## FIR_low_pass_filter
module FIR_low_pass_filter(
	input clk,
	input rst,
	input [7:0]FIR_IN,
	output reg [16:0]FIR_OUT
);
reg[7:0] delay_pipeline1;
reg[7:0] delay_pipeline2;
reg[7:0] delay_pipeline3;
reg[7:0] delay_pipeline4;
reg[7:0] delay_pipeline5;
reg[7:0] delay_pipeline6;
reg[7:0] delay_pipeline7;
reg[7:0] delay_pipeline8;
reg[7:0] delay_pipeline9;
wire[7:0] coeff1 = 8'd7;	 
wire[7:0] coeff2 = 8'd5;
wire[7:0] coeff3 = 8'd51;
wire[7:0] coeff4 = 8'd135;
wire[7:0] coeff5 = 8'd179;
wire[7:0] coeff6 = 8'd135;
wire[7:0] coeff7 = 8'd51;
wire[7:0] coeff8 = 8'd5;
wire[7:0] coeff9 = 8'd7;
reg signed [16:0] multi_data1 ; 
reg signed [16:0] multi_data2 ;
reg signed [16:0] multi_data3 ;
reg signed [16:0] multi_data4 ;
reg signed [16:0] multi_data5 ;
reg signed [16:0] multi_data6 ;
reg signed [16:0] multi_data7 ;
reg signed [16:0] multi_data8 ;
reg signed [16:0] multi_data9 ;
always@(posedge clk or negedge rst)
if(!rst)
begin
	delay_pipeline1 <= 8'b0 ;
	delay_pipeline2 <= 8'b0 ;
	delay_pipeline3 <= 8'b0 ;
	delay_pipeline4 <= 8'b0 ;
	delay_pipeline5 <= 8'b0 ;
	delay_pipeline6 <= 8'b0 ;
	delay_pipeline7 <= 8'b0 ;
	delay_pipeline8 <= 8'b0 ;
	delay_pipeline9 <= 8'b0 ;
end
else
begin
	delay_pipeline1 <= FIR_IN;
	delay_pipeline2 <= delay_pipeline1 ;
	delay_pipeline3 <= delay_pipeline2 ;
	delay_pipeline4 <= delay_pipeline3 ;
	delay_pipeline5 <= delay_pipeline4 ;
	delay_pipeline6 <= delay_pipeline5 ;
	delay_pipeline7 <= delay_pipeline6 ;
	delay_pipeline8 <= delay_pipeline7 ;
	delay_pipeline9 <= delay_pipeline8 ;
end
always@(posedge clk or negedge rst)  
	if(!rst)
		multi_data1 <= 17'b0 ;
	else
		multi_data1 <= delay_pipeline1*coeff1 ;
always@(posedge clk or negedge rst)  
	if(!rst)
		multi_data2 <= 17'b0 ;
	else
		multi_data2 <= delay_pipeline2*coeff2 ;
always@(posedge clk or negedge rst)  
	if(!rst)
		multi_data3 <= 17'b0 ;
	else
		multi_data3 <= delay_pipeline3*coeff3 ;
always@(posedge clk or negedge rst)  
	if(!rst)
		multi_data4 <= 17'b0 ;
	else
		multi_data4 <= delay_pipeline4*coeff4 ;
  ...
export LEC_CHECK = 0
export CAP_MARGIN = 40
export CORE_ASPECT_RATIO = 0.93
export CORE_MARGIN = 2
export CORE_UTILIZATION = 72
export CTS_CLUSTER_DIAMETER = 390
export CTS_CLUSTER_SIZE = 49
export HOLD_SLACK_MARGIN = 0.29
export PLACE_DENSITY_LB_ADDON = 0.0
export SETUP_SLACK_MARGIN = 1.07
export SLEW_MARGIN = 20
export TNS_END_PERCENT = 5
create_clock -name core_clock -period 3.77 [get_ports {clk}]
run.sh (not shown) runs the stock make flow with config.mk's settings and CLKGATE_MAP_FILE=.
The first run ran to the end with violations: negative setup slack.
==> next run, changes <==
Settings changed: CAP_MARGIN 40 to 20, CORE_ASPECT_RATIO 0.93 to default, CORE_UTILIZATION 72 to 40, CTS_CLUSTER_DIAMETER 390 to default, CTS_CLUSTER_SIZE 49 to default, HOLD_SLACK_MARGIN 0.29 to default, PLACE_DENSITY_LB_ADDON 0.0 to default, SETUP_SLACK_MARGIN 1.07 to default, TNS_END_PERCENT 5 to default.
Clock period 3.77 ns to 7.0 ns, I/O delays scaled along.
The new run passed the timing, design-rule and antenna checks.
Area after synthesis stays the same.
Clock skew barely changes.
Routed wire length came out lower by 23%.
Via count falls by 13%.
Sequential cell count stays the same.
Clock-buffer cell count went up by 1.

FIR_low_pass_filter again, from the RTL that the note above started with.
Settings: LEC_CHECK=0, CAP_MARGIN=20, CORE_MARGIN=2, CORE_UTILIZATION=72, PLACE_DENSITY=0.35, SETUP_SLACK_MARGIN=0.88, SLEW_MARGIN=20; clock period 3.05 ns.
The baseline ended with an error in global routing (5_1_grt) with DPL-0038.
Then changed:
ABC_AREA = 1   (was unset)
SETUP_SLACK_MARGIN = 0.97   (was 0.88)
clock period = 3.84 ns   (was 3.05 ns; I/O delays follow)
The changed run finished with negative setup slack left.
Synthesized cell count increases by a quarter to a third.
Die area increases by a few percent.
Synthesized area increases by a few percent.
